==> cedar: inputs <==
==> flow/design.v <==
module clk_ctrl
(
	input				wire				clk_i					,
	input				wire				rstn_i				,	
	input				wire	[15:0]	freq						,
	output			reg				dds1_o					,
	output			reg				dds_o						
);
reg	[31:0]	cnt;
wire	[63:0]	add;
assign add =freq*32'd4294967295/16'd30000;
always@(posedge clk_i or negedge rstn_i)
	if(rstn_i ==1'b0)
		cnt <=32'd0;
	else
		cnt <=cnt +add; 
always@(posedge clk_i or negedge rstn_i)
	if(rstn_i ==1'b0)
		dds_o <=1'b0;
	else if(cnt >=32'd2147483648)
		dds_o <=1'b1;
	else
		dds_o <=1'b0;		
reg	[31:0]	cnt1;
wire	[63:0]	add1;
assign add1 =(freq/8'd36)*32'd4294967295/16'd3000;
always@(posedge clk_i or negedge rstn_i)
	if(rstn_i ==1'b0)
		cnt1 <=32'd0;
	else
		cnt1 <=cnt1 +add1; 
always@(posedge clk_i or negedge rstn_i)
	if(rstn_i ==1'b0)
		dds1_o <=1'b0;
	else if(cnt1 >=32'd2147483648)
		dds1_o <=1'b1;
	else
		dds1_o <=1'b0;		
endmodule
==> flow/run.sh <==
#!/bin/bash
# the make line also repeats each setting of config.mk as NAME=value (left out here)
make -C /OpenROAD-flow-scripts/flow DESIGN_CONFIG=/design/flow/config.mk WORK_HOME=/design/flow/orfs CLKGATE_MAP_FILE= finish
==> flow/config.mk <==
export PLATFORM = sky130hd
export DESIGN_NAME = clk_ctrl
export DESIGN_NICKNAME = clk_ctrl
export VERILOG_FILES = /design/flow/design.v
export SDC_FILE = /design/flow/constraint.sdc
export NUM_CORES = 4
export LEC_CHECK = 0
export CAP_MARGIN = 20
export CELL_PAD_IN_SITES_DETAIL_PLACEMENT = 0
export CELL_PAD_IN_SITES_GLOBAL_PLACEMENT = 1
export CORE_ASPECT_RATIO = 0.5
export CORE_MARGIN = 2
export CORE_UTILIZATION = 58
export CTS_CLUSTER_DIAMETER = 399
export CTS_CLUSTER_SIZE = 98
export GPL_ROUTABILITY_DRIVEN = 0
export MAX_ROUTING_LAYER = met4
export SETUP_SLACK_MARGIN = 1.27
export SLEW_MARGIN = 0
export TNS_END_PERCENT = 25
==> flow/constraint.sdc <==
create_clock -name core_clock -period 115.0 [get_ports {clk_i}]
set_input_delay 23.0000 -clock core_clock [delete_from_list [all_inputs] [get_ports {clk_i}]]
set_output_delay 23.0000 -clock core_clock [all_outputs]
set_load 0.01 [all_outputs]
==> inputs of maple, as changes to cedar <==
==> flow/config.mk (replaced) <==
export PLATFORM = sky130hd
export DESIGN_NAME = clk_ctrl
export DESIGN_NICKNAME = clk_ctrl
export VERILOG_FILES = /design/flow/design.v
export SDC_FILE = /design/flow/constraint.sdc
export NUM_CORES = 4
export LEC_CHECK = 0
export ABC_AREA = 1
export CAP_MARGIN = 10
export CELL_PAD_IN_SITES_DETAIL_PLACEMENT = 2
export CORE_ASPECT_RATIO = 0.93
export CORE_MARGIN = 2
export CORE_UTILIZATION = 29
export CTS_CLUSTER_DIAMETER = 187
export GPL_ROUTABILITY_DRIVEN = 0
export HOLD_SLACK_MARGIN = 0.12
export MAX_ROUTING_LAYER = met5
export MIN_ROUTING_LAYER = met2
export SETUP_SLACK_MARGIN = 5.0
export SLEW_MARGIN = 20
export TNS_END_PERCENT = 55
==> inputs of onyx, as changes to cedar <==
==> flow/config.mk (replaced) <==
export PLATFORM = sky130hd
export DESIGN_NAME = clk_ctrl
export DESIGN_NICKNAME = clk_ctrl
export VERILOG_FILES = /design/flow/design.v
export SDC_FILE = /design/flow/constraint.sdc
export NUM_CORES = 4
export LEC_CHECK = 0
export CAP_MARGIN = 20
export CORE_MARGIN = 2
export CORE_UTILIZATION = 40
export CTS_CLUSTER_DIAMETER = 325
export CTS_CLUSTER_SIZE = 98
export SLEW_MARGIN = 20
export TNS_END_PERCENT = 15
==> flow/constraint.sdc (replaced) <==
create_clock -name core_clock -period 70.0 [get_ports {clk_i}]
set_input_delay 14.0000 -clock core_clock [delete_from_list [all_inputs] [get_ports {clk_i}]]
set_output_delay 14.0000 -clock core_clock [all_outputs]
set_load 0.01 [all_outputs]
==> inputs of juniper, as changes to cedar <==
==> flow/config.mk (replaced) <==
export PLATFORM = sky130hd
export DESIGN_NAME = clk_ctrl
export DESIGN_NICKNAME = clk_ctrl
export VERILOG_FILES = /design/flow/design.v
export SDC_FILE = /design/flow/constraint.sdc
export NUM_CORES = 4
export LEC_CHECK = 0
export ABC_AREA = 1
export CAP_MARGIN = 20
export CORE_MARGIN = 2
export CORE_UTILIZATION = 72
export SLEW_MARGIN = 20
==> flow/constraint.sdc (replaced) <==
create_clock -name core_clock -period 84.3 [get_ports {clk_i}]
set_input_delay 16.8600 -clock core_clock [delete_from_list [all_inputs] [get_ports {clk_i}]]
set_output_delay 16.8600 -clock core_clock [all_outputs]
set_load 0.01 [all_outputs]
==> flow_summary.html <==
<h2>Synthesis and place &amp; route</h2>
<table>
<tr><th>Metric</th><th>Value</th></tr>
<tr><th colspan="2">Finish</th></tr>
<tr><td>Non-clock buffer area fraction after layout</td><td>0.835%</td></tr>
<tr><td>Nonclk buf count</td><td>56</td></tr>
<tr><td>Area of the multi-input gates</td><td>49,400 µm²</td></tr>
<tr><th colspan="2">Worst setup path</th></tr>
<tr><td>Library cell contributing the largest single delay on the critical path</td><td>a2111oi_1</td></tr>
<tr><td>Arrival time of data at the critical path endpoint</td><td>88,970 ps</td></tr>
<tr><th colspan="2">GRT</th></tr>
<tr><td>GRT Resource Usage Total</td><td>32.1%</td></tr>
<tr><td>Leftover overflow at the end of global routing</td><td>0</td></tr>
<tr><th colspan="2">Hold path</th></tr>
<tr><td>WHS Path Cells</td><td>0</td></tr>
<tr><td>Min-Delay Startpoint</td><td>cnt1[31]</td></tr>
<tr><th colspan="2">Clock network</th></tr>
<tr><td>CTS resizes</td><td>0</td></tr>
<tr><th colspan="2">Logic synthesis</th></tr>
<tr><td>Area share of the leading cell type in the synthesized netlist</td><td>9.33%</td></tr>
<tr><td>Parity-gate share of the synthesized area counting xor and xnor cells</td><td>10.2%</td></tr>
<tr><td>Largest cells by area after synthesis</td><td>fa_1, ha_1, xnor2_1, a21oi_1, inv_1</td></tr>
<tr><th colspan="2">Final timing</th></tr>
<tr><td>Setup TNS after final layout</td><td>0 ps</td></tr>
<tr><th colspan="2">Run status</th></tr>
<tr><td>Run status</td><td>finished clean</td></tr>
</table>
# the run above: cedar

==> flow_summary.html <==
<h2>Synthesis and place &amp; route</h2>
<table>
<tr><th>Metric</th><th>Value</th></tr>
<tr><th colspan="2">Run status</th></tr>
<tr><td>Run status</td><td>finished clean</td></tr>
<tr><th colspan="2">Logic synthesis</th></tr>
<tr><td>Largest cells by area after synthesis</td><td>fa_1, ha_1, xnor2_1, a21oi_1, inv_1</td></tr>
<tr><th colspan="2">Finish</th></tr>
<tr><td>Non-clock buffer area fraction after layout</td><td>4.89%</td></tr>
<tr><th colspan="2">GRT</th></tr>
<tr><td>Leftover overflow at the end of global routing</td><td>0</td></tr>
<tr><td>GRT Resource Usage Total</td><td>21.7%</td></tr>
<tr><th colspan="2">Final timing</th></tr>
<tr><td>Setup TNS after final layout</td><td>0 ps</td></tr>
<tr><td>Clock skew</td><td>26.2 ps</td></tr>
<tr><th colspan="2">Worst setup path</th></tr>
<tr><td>Library cell contributing the largest single delay on the critical path</td><td>fa_2</td></tr>
<tr><td>Arrival time of data at the critical path endpoint</td><td>67,870 ps</td></tr>
<tr><th colspan="2">Hold path</th></tr>
<tr><td>Min-Delay Startpoint</td><td>cnt1[31]</td></tr>
<tr><td>WHS Path Cells</td><td>0</td></tr>
<tr><th colspan="2">Drt</th></tr>
<tr><td>Highest metal layer with signal wires</td><td>met4</td></tr>
<tr><th colspan="2">Clock network</th></tr>
<tr><td>Clock H-tree levels</td><td>3</td></tr>
</table>
# the run above: onyx

==> flow_summary.html <==
<h2>Synthesis and place &amp; route</h2>
<table>
<tr><th>Metric</th><th>Value</th></tr>
<tr><th colspan="2">Finish</th></tr>
<tr><td>Non-clock buffer area fraction after layout</td><td>0.385%</td></tr>
<tr><td>Area of the multi-input gates</td><td>44,100 µm²</td></tr>
<tr><td>Nonclk buf count</td><td>21</td></tr>
<tr><th colspan="2">Run status</th></tr>
<tr><td>Run status</td><td>finished clean</td></tr>
<tr><th colspan="2">Hold path</th></tr>
<tr><td>Worst min-delay path class</td><td>flop to flop</td></tr>
<tr><td>Min-Delay Startpoint</td><td>cnt[31]</td></tr>
<tr><th colspan="2">Clock network</th></tr>
<tr><td>CTS resizes</td><td>0</td></tr>
<tr><th colspan="2">Logic synthesis</th></tr>
<tr><td>Area share of the leading cell type in the synthesized netlist</td><td>14.1%</td></tr>
<tr><td>Largest cells by area after synthesis</td><td>nand2_1, fa_1, ha_1, nand2_4, inv_1</td></tr>
<tr><td>Parity-gate share of the synthesized area counting xor and xnor cells</td><td>5.45%</td></tr>
<tr><th colspan="2">Placement</th></tr>
<tr><td>Hpwl dp</td><td>111,000 µm</td></tr>
<tr><th colspan="2">GRT</th></tr>
<tr><td>Leftover overflow at the end of global routing</td><td>0</td></tr>
<tr><th colspan="2">Worst setup path</th></tr>
<tr><td>Arrival time of data at the critical path endpoint</td><td>72,750 ps</td></tr>
<tr><td>Library cell contributing the largest single delay on the critical path</td><td>clkdlybuf4s50_1</td></tr>
<tr><th colspan="2">Final timing</th></tr>
<tr><td>Setup TNS after final layout</td><td>0 ps</td></tr>
</table>
# the run above: juniper

==> flow_summary.html <==
<h2>Implementation results</h2>
<table>
<tr><th>Metric</th><th>Value</th></tr>
<tr><th colspan="2">Run status</th></tr>
<tr><td>Run status</td><td>stopped before the end</td></tr>
<tr><td>Stage reached</td><td>global routing (5_1_grt)</td></tr>
<tr><td>First error line in the log</td><td>[ERROR GRT-0116] Global routing finished with congestion. Check the congestion regions in the DRC Viewer.</td></tr>
<tr><th colspan="2">GRT</th></tr>
<tr><td>Leftover overflow at the end of global routing</td><td>1,290</td></tr>
<tr><td>GRT Resource Usage Total</td><td>61.0%</td></tr>
<tr><th colspan="2">Floorplanning</th></tr>
<tr><td>Chip area</td><td>181,000 µm²</td></tr>
<tr><td>Pre-Place Util</td><td>29.3%</td></tr>
<tr><td>Floorplan core area</td><td>176,000 µm²</td></tr>
<tr><td>Chip Height</td><td>410 µm</td></tr>
<tr><td>Die width</td><td>441 µm</td></tr>
<tr><th colspan="2">Logic synthesis</th></tr>
<tr><td>Parity-gate share of the synthesized area counting xor and xnor cells</td><td>5.45%</td></tr>
<tr><td>Largest cells by area after synthesis</td><td>nand2_1, fa_1, ha_1, nand2_4, inv_1</td></tr>
<tr><td>Cells in synth_stat.txt</td><td>7,835</td></tr>
<tr><td>Post-synth regs</td><td>66</td></tr>
<tr><td>Syn Area/Cell</td><td>6.56 µm²</td></tr>
<tr><td>Cell type with the highest aggregate area in the netlist</td><td>nand2_1</td></tr>
<tr><td>Area share of the leading cell type in the synthesized netlist</td><td>14.1%</td></tr>
<tr><th colspan="2">Clock network</th></tr>
<tr><td>CTS resizes</td><td>0</td></tr>
<tr><td>Clock H-tree levels</td><td>3</td></tr>
<tr><td>Number of buffers inserted by hold repair at cts</td><td>0</td></tr>
</table>
# the run above: maple

